==> inputs of try-amber <==
## uart_edge_detection
module uart_edge_detection (
    input logic clk,           
    input logic rst_n,         
    input logic uart_rx,       
    output logic uart_tx,      
    output logic led_rx,       
    output logic led_tx,       
    output logic data_ready    
);
make LEC_CHECK=0 ABC_AREA=1 CAP_MARGIN=20 CELL_PAD_IN_SITES_GLOBAL_PLACEMENT=2 CORE_MARGIN=2 CORE_UTILIZATION=33 CTS_CLUSTER_DIAMETER=238 CTS_CLUSTER_SIZE=87 GPL_TIMING_DRIVEN=1 MAX_ROUTING_LAYER=met4 MIN_ROUTING_LAYER=met2 PLACE_DENSITY_LB_ADDON=0.14 SETUP_SLACK_MARGIN=-0.03 SLEW_MARGIN=0 TNS_END_PERCENT=15 finish   # period 9.24 ns
run.sh (not shown) runs the stock make flow with config.mk's settings and CLKGATE_MAP_FILE=.
==> inputs of try-willow, as changes to try-amber <==
ABC_AREA = default   (was 1)
CELL_PAD_IN_SITES_GLOBAL_PLACEMENT = default   (was 2)
CORE_UTILIZATION = 72   (was 33)
CTS_CLUSTER_DIAMETER = 375   (was 238)
CTS_CLUSTER_SIZE = 21   (was 87)
GPL_TIMING_DRIVEN = default   (was 1)
MAX_ROUTING_LAYER = default   (was met4)
MIN_ROUTING_LAYER = default   (was met2)
PLACE_DENSITY = 0.42   (was default)
PLACE_DENSITY_LB_ADDON = default   (was 0.14)
SETUP_SLACK_MARGIN = 0.48   (was -0.03)
SLEW_MARGIN = 20   (was 0)
TNS_END_PERCENT = default   (was 15)
==> flow/constraint.sdc (replaced) <==
create_clock -name core_clock -period 3.2 [get_ports {clk}]
set_input_delay 0.6400 -clock core_clock [delete_from_list [all_inputs] [get_ports {clk}]]
set_output_delay 0.6400 -clock core_clock [all_outputs]
set_load 0.01 [all_outputs]
==> inputs of try-tundra, as changes to try-amber <==
ABC_AREA = default   (was 1)
CELL_PAD_IN_SITES_GLOBAL_PLACEMENT = default   (was 2)
CORE_UTILIZATION = 70   (was 33)
CTS_CLUSTER_DIAMETER = 28   (was 238)
CTS_CLUSTER_SIZE = 20   (was 87)
GPL_TIMING_DRIVEN = default   (was 1)
HOLD_SLACK_MARGIN = 0.3   (was default)
MAX_ROUTING_LAYER = default   (was met4)
MIN_ROUTING_LAYER = default   (was met2)
PLACE_DENSITY_LB_ADDON = default   (was 0.14)
SETUP_SLACK_MARGIN = default   (was -0.03)
SLEW_MARGIN = 20   (was 0)
TNS_END_PERCENT = default   (was 15)
==> flow/constraint.sdc (replaced) <==
create_clock -name core_clock -period 15.5 [get_ports {clk}]
set_input_delay 3.1000 -clock core_clock [delete_from_list [all_inputs] [get_ports {clk}]]
set_output_delay 3.1000 -clock core_clock [all_outputs]
set_load 0.01 [all_outputs]
==> results <==
Clock power, highest first: try-willow, try-amber, try-tundra.
Global-route usage: try-tundra is lower than try-willow (4.6 points).
Utilization: try-willow > try-tundra > try-amber.
Wire length is about the same in try-amber and try-willow.

---

==> job 4887 <==
==> flow/design.v <==
module uart_tx #(
    parameter BAUD_DIV = 434
) (
    input logic clk,
    input logic rst_n,
    input logic tx_start,
    input logic [7:0] data_in,
    output logic tx_busy,
    output logic tx
);
    logic [9:0] tx_shift;   
    logic [3:0] bit_count;
    logic [11:0] baud_counter;
    logic tx_active;
    always_ff @(posedge clk or negedge rst_n) begin
        if (!rst_n) begin
            tx_active <= 0;
            baud_counter <= 0;
            tx_busy <= 0;
            tx <= 1;   
        end else begin
            if (tx_start && !tx_active) begin
                tx_active <= 1;
                tx_shift <= {1'b1, data_in, 1'b0};   
                baud_counter <= BAUD_DIV;
                bit_count <= 0;
                tx_busy <= 1;
            end else if (tx_active) begin
                if (baud_counter == 0) begin
                    baud_counter <= BAUD_DIV;
                    tx <= tx_shift[0];   
                    tx_shift <= {1'b1, tx_shift[9:1]};   
                    bit_count <= bit_count + 1;
                    if (bit_count == 9) begin   
                        tx_active <= 0;
                        tx_busy <= 0;
                    end
                end else begin
                    baud_counter <= baud_counter - 1;
                end
            end
        end
    end
endmodule
module uart_rx #(
    parameter BAUD_DIV = 434   
) (
    input logic clk,
    input logic rst_n,
    input logic rx,
    output logic [7:0] data_out,
    output logic data_valid,
	 	output logic [7:0] leds
);
    logic [11:0] baud_counter;
    logic [3:0] bit_count;
    logic [7:0] rx_shift;
    logic rx_active;
    always_ff @(posedge clk or negedge rst_n) begin
        if (!rst_n) begin
            baud_counter <= 0;
            bit_count <= 0;
            rx_active <= 0;
            data_valid <= 0;
            rx_shift <= 8'b0;   
        end else begin
            if (!rx_active && !rx) begin
                rx_active <= 1;
                baud_counter <= BAUD_DIV / 2;
                bit_count <= 0;
                rx_shift <= 8'b0;   
            end else if (rx_active) begin
                if (baud_counter == 0) begin
                    baud_counter <= BAUD_DIV;
                    if (bit_count < 9) begin
                        rx_shift <= {rx, rx_shift[7:1]};   
                        bit_count <= bit_count + 1;
                    end else begin
                        rx_active <= 0;
                        data_out <= rx_shift;  
								leds <= rx_shift;
                        data_valid <= 1;
                    end
                end else begin
                    baud_counter <= baud_counter - 1;
                end
            end else begin
                data_valid <= 0;
            end
        end
    end
endmodule
module uart_edge_detection (
    input logic clk,           
    input logic rst_n,         
    input logic uart_rx,       
    output logic uart_tx,      
    output logic led_rx,       
    output logic led_tx,       
    output logic data_ready    
);
    parameter CLOCK_FREQ = 50000000;    
    parameter BAUD_RATE  = 115200;
    parameter BAUD_DIV   = CLOCK_FREQ / BAUD_RATE;
    parameter THRESHOLD  = 4;           
    logic [7:0] rx_data;
    logic rx_done;
    logic [7:0] processed_data;
    logic tx_start;
    logic tx_busy;
    logic [7:0] image_data [0:63];     
    logic [7:0] conv_result [0:35];    
    logic [5:0] rx_counter;            
    logic [5:0] tx_counter;            
    typedef enum logic [1:0] {IDLE, RECEIVE, PROCESS, SEND} state_t;
    state_t state, next_state;
    uart_rx #(
        .BAUD_DIV(BAUD_DIV)
    ) uart_receiver (
        .clk(clk),
        .rst_n(rst_n),
        .rx(uart_rx),
        .data_out(rx_data),
        .data_valid(rx_done)
    );
    uart_tx #(
        .BAUD_DIV(BAUD_DIV)
    ) uart_transmitter (
        .clk(clk),
        .rst_n(rst_n),
        .tx_start(tx_start),
        .data_in(processed_data),
        .tx_busy(tx_busy),
        .tx(uart_tx)
    );
    always_ff @(posedge clk or negedge rst_n) begin
        if (!rst_n)
            state <= IDLE;
        else
            state <= next_state;
    end
    always_comb begin
        case (state)
            IDLE:      next_state = (rx_done) ? RECEIVE : IDLE;
            RECEIVE:   next_state = (rx_counter == 6'd63 && rx_done) ? PROCESS : RECEIVE;
            PROCESS:   next_state = SEND;
            SEND:      next_state = (tx_counter == 6'd36 && !tx_busy) ? IDLE : SEND;
            default:   next_state = IDLE;
        endcase
    end
    always_ff @(posedge clk or negedge rst_n) begin
        if (!rst_n) begin
            rx_counter <= 6'd0;
        end else if ((state == IDLE || state == RECEIVE) && rx_done) begin
            image_data[rx_counter] <= rx_data;
            rx_counter <= rx_counter + 1;
        end else if (state == IDLE) begin
            rx_counter <= 6'd0;
        end
    end
    integer i, j, k, l;
    reg [3:0] sum;
    always_ff @(posedge clk or negedge rst_n) begin
        if (!rst_n) begin
            for (i = 0; i < 36; i = i + 1)
                conv_result[i] <= 8'd0;
        end else if (state == PROCESS) begin
            for (i = 0; i < 6; i = i + 1) begin
                for (j = 0; j < 6; j = j + 1) begin
                    sum = 0;
                    for (k = 0; k < 3; k = k + 1) begin
                        for (l = 0; l < 3; l = l + 1) begin
                            sum = sum + image_data[(i + k) * 8 + (j + l)][0];
                        end
                    end
                    conv_result[i * 6 + j] <= (sum >= THRESHOLD) ? 8'b1 : 8'b0;
                end
            end
        end
    end
    always_ff @(posedge clk or negedge rst_n) begin
        if (!rst_n) begin
            tx_counter <= 6'd0;
            tx_start <= 1'b0;
            processed_data <= 8'd0;
        end else if (state == SEND) begin
            if (!tx_busy && !tx_start) begin
                tx_start <= 1'b1;
                processed_data <= conv_result[tx_counter];
                tx_counter <= tx_counter + 1;
            end else if (tx_start && tx_busy) begin
                tx_start <= 1'b0;
            end
        end else begin
            tx_counter <= 6'd0;
            tx_start <= 1'b0;
        end
    end
    always_ff @(posedge clk or negedge rst_n) begin
        if (!rst_n) begin
            led_rx <= 1'b0;
            led_tx <= 1'b0;
            data_ready <= 1'b0;
        end else begin
            led_rx <= (state == RECEIVE) ? rx_done : 1'b0;
            led_tx <= (state == SEND) ? ~tx_busy : 1'b0;
            data_ready <= (state == SEND);  
        end
    end
endmodule
==> flow/run.sh <==
#!/bin/bash
# the make line also repeats each setting of config.mk as NAME=value (left out here)
make -C /OpenROAD-flow-scripts/flow DESIGN_CONFIG=/design/flow/config.mk WORK_HOME=/design/flow/orfs CLKGATE_MAP_FILE= finish
==> flow/config.mk <==
export PLATFORM = sky130hd
export DESIGN_NAME = uart_edge_detection
export DESIGN_NICKNAME = uart_edge_detection
export VERILOG_FILES = /design/flow/design.v
export SDC_FILE = /design/flow/constraint.sdc
export NUM_CORES = 4
export LEC_CHECK = 0
export ABC_AREA = 1
export CAP_MARGIN = 35
export CELL_PAD_IN_SITES_DETAIL_PLACEMENT = 2
export CELL_PAD_IN_SITES_GLOBAL_PLACEMENT = 0
export CORE_MARGIN = 7
export CORE_UTILIZATION = 21
export CTS_CLUSTER_DIAMETER = 240
export CTS_CLUSTER_SIZE = 46
export HOLD_SLACK_MARGIN = 0.13
export MAX_ROUTING_LAYER = met4
export MIN_ROUTING_LAYER = met2
export PLACE_DENSITY = 0.89
export SETUP_SLACK_MARGIN = 0.75
export SLEW_MARGIN = 20
export TNS_END_PERCENT = 20
==> flow/constraint.sdc <==
create_clock -name core_clock -period 7.76 [get_ports {clk}]
set_input_delay 1.5520 -clock core_clock [delete_from_list [all_inputs] [get_ports {clk}]]
set_output_delay 1.5520 -clock core_clock [all_outputs]
set_load 0.01 [all_outputs]
==> job 8455: changes against job 4887 <==
ABC_AREA = default   (was 1)
CAP_MARGIN = 20   (was 35)
CELL_PAD_IN_SITES_DETAIL_PLACEMENT = default   (was 2)
CELL_PAD_IN_SITES_GLOBAL_PLACEMENT = default   (was 0)
CORE_MARGIN = 2   (was 7)
CORE_UTILIZATION = 72   (was 21)
CTS_CLUSTER_DIAMETER = default   (was 240)
CTS_CLUSTER_SIZE = default   (was 46)
HOLD_SLACK_MARGIN = default   (was 0.13)
MAX_ROUTING_LAYER = default   (was met4)
MIN_ROUTING_LAYER = default   (was met2)
PLACE_DENSITY = default   (was 0.89)
SETUP_SLACK_MARGIN = 0.41   (was 0.75)
TNS_END_PERCENT = default   (was 20)
==> flow/constraint.sdc (replaced) <==
create_clock -name core_clock -period 3.19 [get_ports {clk}]
set_input_delay 0.6380 -clock core_clock [delete_from_list [all_inputs] [get_ports {clk}]]
set_output_delay 0.6380 -clock core_clock [all_outputs]
set_load 0.01 [all_outputs]
==> results <==
In job 8455 the synthesized area is smaller than in job 4887, by 0.71%. Of job 4887 and job 8455, job 4887 has the higher routed wire length (gap 62%, measured against job 8455). Between job 8455 and job 4887, the lower first-iteration DRC count is in job 8455 (gap about 80%, measured against job 4887). Between job 8455 and job 4887, the lower core utilization is in job 4887 (gap 62 points). Against job 8455, the synthesized cell count of job 4887 is higher by 7.2%. In die size, job 4887 is at 3.6 times the value of job 8455. In sequential power, job 8455 is at 2.6 times the value of job 4887. In job 4887 the clock skew is higher than in job 8455, by 0.0067 ns. Against job 4887, the hold slack of job 8455 is worse by 0.38 ns. In job 4887 the via count is larger than in job 8455, by 49%.
==> figures <==
item                                                                       job 8455                 job 4887
Run status                                                  complete, no violations  complete, no violations
Crit path largest cell delay                                                0.52 ns                  0.72 ns
Last element of the critical path                                conv_result[16][0]       conv_result[31][0]
Class of the most critical hold timing path                             in -> async               reg -> reg
P_seq                                                                       2.53 mW                 0.971 mW
Complex Gates by Area                                                        11.39%                   9.361%
Final Worst Setup Slack                                                  0.05472 ns                 3.420 ns
Sequential area share after synthesis                                        37.97%                   37.70%
Met3 Use GR                                                                  6.562%                   24.58%
Count of cells along the worst register-to-register path                         10                        9
Reg-to-reg slack, setup                                                     0.05 ns                  3.42 ns
Share of Yosys cell area claimed by the top area cell type                   19.01%                   18.88%
Synthesized-area fraction occupied by xor and xnor cells                     1.248%                  0.7571%
Share of cell area taken by multi-input logic gates                          47.88%                   46.49%
Overall die area                                                        18620 sq um              67680 sq um
Routed length per placed instance                                     19.87 microns            24.03 microns
Total track usage                                                            35.33%                   23.46%
Met1 track demand over resource                                              42.78%                       0%
Mux share of post-synthesis cell area                                       0.4951%                 0.08850%
Wire length of the first global-routing pass                               49.11 mm                 74.36 mm
Final period utilization                                                     98.28%                   55.92%
Power figures rest on the tool's default switching activity, not on a simulated workload.
